== old ==
// top_cmd_uart
module top_cmd_uart #(
    parameter integer CLOCK_FREQ = 100_000_000,
    parameter integer BAUD_RATE  = 115200
)(
    input  logic       clk,
    input  logic       reset,
    input  logic       RxD,
    output logic       TxD,
    output logic [7:0] led
);
For scale: ~1800 cells after synthesis, ~300 flip-flops, about 12 I/O pins, ~16000 sq um of cells after synthesis.
clock: 2.67 ns
lec_check: 0
abc_area: 1
cap_margin: 5
cell_pad_in_sites_detail_placement: 0
core_margin: 4
core_utilization: 66
gpl_routability_driven: 1
gpl_timing_driven: 0
max_routing_layer: met5
place_density_lb_addon: 0.15
setup_slack_margin: 0.15
slew_margin: 20
run.sh (not shown) runs the stock make flow with config.mk's settings and CLKGATE_MAP_FILE=.
old: all stages done; final checks FAILED (negative setup slack).
#### Input delta (new over old)
# old
export LEC_CHECK = 0
export ABC_AREA = 1
export CAP_MARGIN = 5
export CELL_PAD_IN_SITES_DETAIL_PLACEMENT = 0
export CORE_MARGIN = 4
export CORE_UTILIZATION = 66
export GPL_ROUTABILITY_DRIVEN = 1
export GPL_TIMING_DRIVEN = 0
export MAX_ROUTING_LAYER = met5
export PLACE_DENSITY_LB_ADDON = 0.15
export SETUP_SLACK_MARGIN = 0.15
export SLEW_MARGIN = 20
create_clock -name core_clock -period 2.67 [get_ports {clk}]
# new
export LEC_CHECK = 0
export ABC_AREA = 1
export CAP_MARGIN = 5
export CELL_PAD_IN_SITES_DETAIL_PLACEMENT = 0
export CORE_MARGIN = 2
export CORE_UTILIZATION = 72
export CTS_CLUSTER_SIZE = 21
export GPL_ROUTABILITY_DRIVEN = 1
export GPL_TIMING_DRIVEN = 1
export MAX_ROUTING_LAYER = met5
export PLACE_DENSITY_LB_ADDON = 0.15
export SETUP_SLACK_MARGIN = -0.13
export SLEW_MARGIN = 40
create_clock -name core_clock -period 2.35 [get_ports {clk}]
==> comparison <==
new -> stages 100% | layout checks FAIL | negative setup slack. To summarise old: no stage aborted, but the layout did not pass its checks, failing on negative setup slack. Synthesized area came out exactly the same in old and new. new vs old, average wire per standard cell went up by 2.8%. Comparing post-layout worst setup margin for old and new, the smaller number came from new. Summary of the comparison: sequential share of layout area is higher in new, relative to old. Net switching power: higher on new. old fits on a die that is larger than the die of new.

* * *

Starting RTL as in the previous note.
## top_cmd_uart
module top_cmd_uart #(
    parameter integer CLOCK_FREQ = 100_000_000,
    parameter integer BAUD_RATE  = 115200
)(
    input  logic       clk,
    input  logic       reset,
    input  logic       RxD,
    output logic       TxD,
    output logic [7:0] led
);
Settings: LEC_CHECK=0, CAP_MARGIN=40, CELL_PAD_IN_SITES_GLOBAL_PLACEMENT=2, CORE_MARGIN=2, CORE_UTILIZATION=50, CTS_CLUSTER_DIAMETER=32, CTS_CLUSTER_SIZE=13, GPL_ROUTABILITY_DRIVEN=0, GPL_TIMING_DRIVEN=0, MAX_ROUTING_LAYER=met5, SETUP_SLACK_MARGIN=0.29, SLEW_MARGIN=20, TNS_END_PERCENT=75; clock period 10.0 ns.
Edit:
==> flow/config.mk (replaced) <==
export PLATFORM = sky130hd
export DESIGN_NAME = top_cmd_uart
export DESIGN_NICKNAME = top_cmd_uart
export VERILOG_FILES = /design/flow/design.v
export SDC_FILE = /design/flow/constraint.sdc
export NUM_CORES = 4
export LEC_CHECK = 0
export CAP_MARGIN = 20
export CORE_MARGIN = 2
export CORE_UTILIZATION = 50
export CTS_CLUSTER_DIAMETER = 271
export CTS_CLUSTER_SIZE = 13
export GPL_ROUTABILITY_DRIVEN = 0
export GPL_TIMING_DRIVEN = 0
export SLEW_MARGIN = 20
export TNS_END_PERCENT = 80
What happened: Clock power drops by 55%. Non-clock buffer count drops by 3. First-iteration DRC count drops by 1.8%. Worst hold slack gets better by 11 ps. Maximum frequency drops by 1.1%.
Edit:
==> flow/config.mk (replaced) <==
export PLATFORM = sky130hd
export DESIGN_NAME = top_cmd_uart
export DESIGN_NICKNAME = top_cmd_uart
export VERILOG_FILES = /design/flow/design.v
export SDC_FILE = /design/flow/constraint.sdc
export NUM_CORES = 4
export LEC_CHECK = 0
export CAP_MARGIN = 20
export CORE_MARGIN = 2
export CORE_UTILIZATION = 18
export SLEW_MARGIN = 20
==> flow/constraint.sdc (replaced) <==
create_clock -name core_clock -period 14.0 [get_ports {clk}]
set_input_delay 2.8000 -clock core_clock [delete_from_list [all_inputs] [get_ports {clk}]]
set_output_delay 2.8000 -clock core_clock [all_outputs]
set_load 0.01 [all_outputs]
Outcome: Synthesized cell count does not change. Wire length shrinks by 4.1%. Sequential power fell by 29%. Global-route usage is lower by 14 points. Clock skew went up by 14 ps. Sequential cell count is unchanged. Core utilization drops by 35 points. Sequential share of layout area came out lower by 2.2 points. Non-clock buffer count is lower by 70.
Edit:
--- a/flow/config.mk
+++ b/flow/config.mk
@@ -8,4 +8,5 @@
 export CAP_MARGIN = 20
 export CORE_MARGIN = 2
-export CORE_UTILIZATION = 18
+export CORE_UTILIZATION = 72
+export SETUP_SLACK_MARGIN = -0.26
 export SLEW_MARGIN = 20
==> flow/constraint.sdc (replaced) <==
create_clock -name core_clock -period 2.59 [get_ports {clk}]
set_input_delay 0.5180 -clock core_clock [delete_from_list [all_inputs] [get_ports {clk}]]
set_output_delay 0.5180 -clock core_clock [all_outputs]
set_load 0.01 [all_outputs]
Effect: The new run finished with negative setup slack left; area after synthesis stays the same; clock power goes up to 5.4 times its value; setup slack gets worse by 9300 ps; core utilization increases by 62 points; hold slack improves by 9.4 ps.

* * *

== build 91 ==
top_cmd_uart again, from the RTL that the note above started with.
clock: 2.32 ns
lec_check: 0
cap_margin: 20
core_margin: 2
core_utilization: 72
place_density_lb_addon: 0.0
setup_slack_margin: 0.68
slew_margin: 20
Build 91: it failed during global routing, and the tool reported DPL-0038.
## Diff of input files: build 18 against build 91
==> flow/config.mk <==
export PLATFORM = sky130hd
export DESIGN_NAME = top_cmd_uart
export DESIGN_NICKNAME = top_cmd_uart
export VERILOG_FILES = /design/flow/design.v
export SDC_FILE = /design/flow/constraint.sdc
export NUM_CORES = 4
export LEC_CHECK = 0
export ABC_AREA = 1
export CAP_MARGIN = 20
export CORE_MARGIN = 2
export CORE_UTILIZATION = 72
export CTS_CLUSTER_SIZE = 10
export SLEW_MARGIN = 20
==> flow/constraint.sdc <==
create_clock -name core_clock -period 2.25 [get_ports {clk}]
set_input_delay 0.4500 -clock core_clock [delete_from_list [all_inputs] [get_ports {clk}]]
set_output_delay 0.4500 -clock core_clock [all_outputs]
set_load 0.01 [all_outputs]
[summary]
The flow for build 18 finished, though final verification flagged setup timing.
Taking build 18 over build 91, the full die area ratio works out to 1.06.
Against build 91, weighted congestion at the end of routability-driven global placement in build 18 fell slightly.
When build 18 is measured against build 91, its basic-gate share of the synthesized area counting and, or, nand and nor cells turns out 6.4 points higher.
Build 18 vs. build 91: cell count after placement went up by 436.
--- input diff build 18..build 96 ---
==> flow/config.mk <==
export PLATFORM = sky130hd
export DESIGN_NAME = top_cmd_uart
export DESIGN_NICKNAME = top_cmd_uart
export VERILOG_FILES = /design/flow/design.v
export SDC_FILE = /design/flow/constraint.sdc
export NUM_CORES = 4
export LEC_CHECK = 0
export CAP_MARGIN = 20
export CORE_MARGIN = 2
export CORE_UTILIZATION = 72
export CTS_CLUSTER_SIZE = 15
export SETUP_SLACK_MARGIN = -0.19
export SLEW_MARGIN = 40
==> results <==
- Final checks on build 96, whose flow otherwise completed, came back failing, citing setup timing.
- Build 96 against build 18: fmax dropped 7.4%, maximum resistive drop on vdd up 290 uV, global routing met1 resource utilization +4.7 points.
### build 96 -> build 72
==> flow/config.mk <==
export PLATFORM = sky130hd
export DESIGN_NAME = top_cmd_uart
export DESIGN_NICKNAME = top_cmd_uart
export VERILOG_FILES = /design/flow/design.v
export SDC_FILE = /design/flow/constraint.sdc
export NUM_CORES = 4
export LEC_CHECK = 0
export ABC_AREA = 1
export CAP_MARGIN = 20
export CORE_MARGIN = 2
export CORE_UTILIZATION = 71
export CTS_CLUSTER_SIZE = 10
export SETUP_SLACK_MARGIN = 0.33
export SLEW_MARGIN = 20
Notes after the runs:
The remaining runs in build 96 and build 72 completed every stage, whereas build 72 halted early.
Seen in the log of build 72: GRT-0232 during global routing, after which the run never completed.
Looking at area share of xor/xnor cells in the synthesized design, build 72 sits 2.7 points below build 96.
Against build 96, build 72 comes in 498 higher on synthesized cell count.
Taking build 96 as the reference point, the share of synthesized area spent on multiplexers of build 72 falls by 2.2 points.
#### Input delta (build 25 over build 72)
==> flow/config.mk <==
export PLATFORM = sky130hd
export DESIGN_NAME = top_cmd_uart
export DESIGN_NICKNAME = top_cmd_uart
export VERILOG_FILES = /design/flow/design.v
export SDC_FILE = /design/flow/constraint.sdc
export NUM_CORES = 4
export LEC_CHECK = 0
export ABC_AREA = 1
export CAP_MARGIN = 5
export CELL_PAD_IN_SITES_DETAIL_PLACEMENT = 0
export CORE_MARGIN = 2
export CORE_UTILIZATION = 72
export CTS_CLUSTER_DIAMETER = 400
export GPL_ROUTABILITY_DRIVEN = 1
export GPL_TIMING_DRIVEN = 1
export MAX_ROUTING_LAYER = met5
export PLACE_DENSITY = 0.41
export SETUP_SLACK_MARGIN = -0.21
export SLEW_MARGIN = 30
Notes after the runs:
- Ran to the end and failed final checks on setup timing: build 25.
- Count of clock tree sinks: build 25 vs build 72 identical
- Row count went down slightly going from build 72 to build 25.
- Diff build 72 -> build 25: die area now sits lower; total setup buffers inserted after CTS now sits lower.
Power figures rest on the tool's default switching activity, not on a simulated workload.
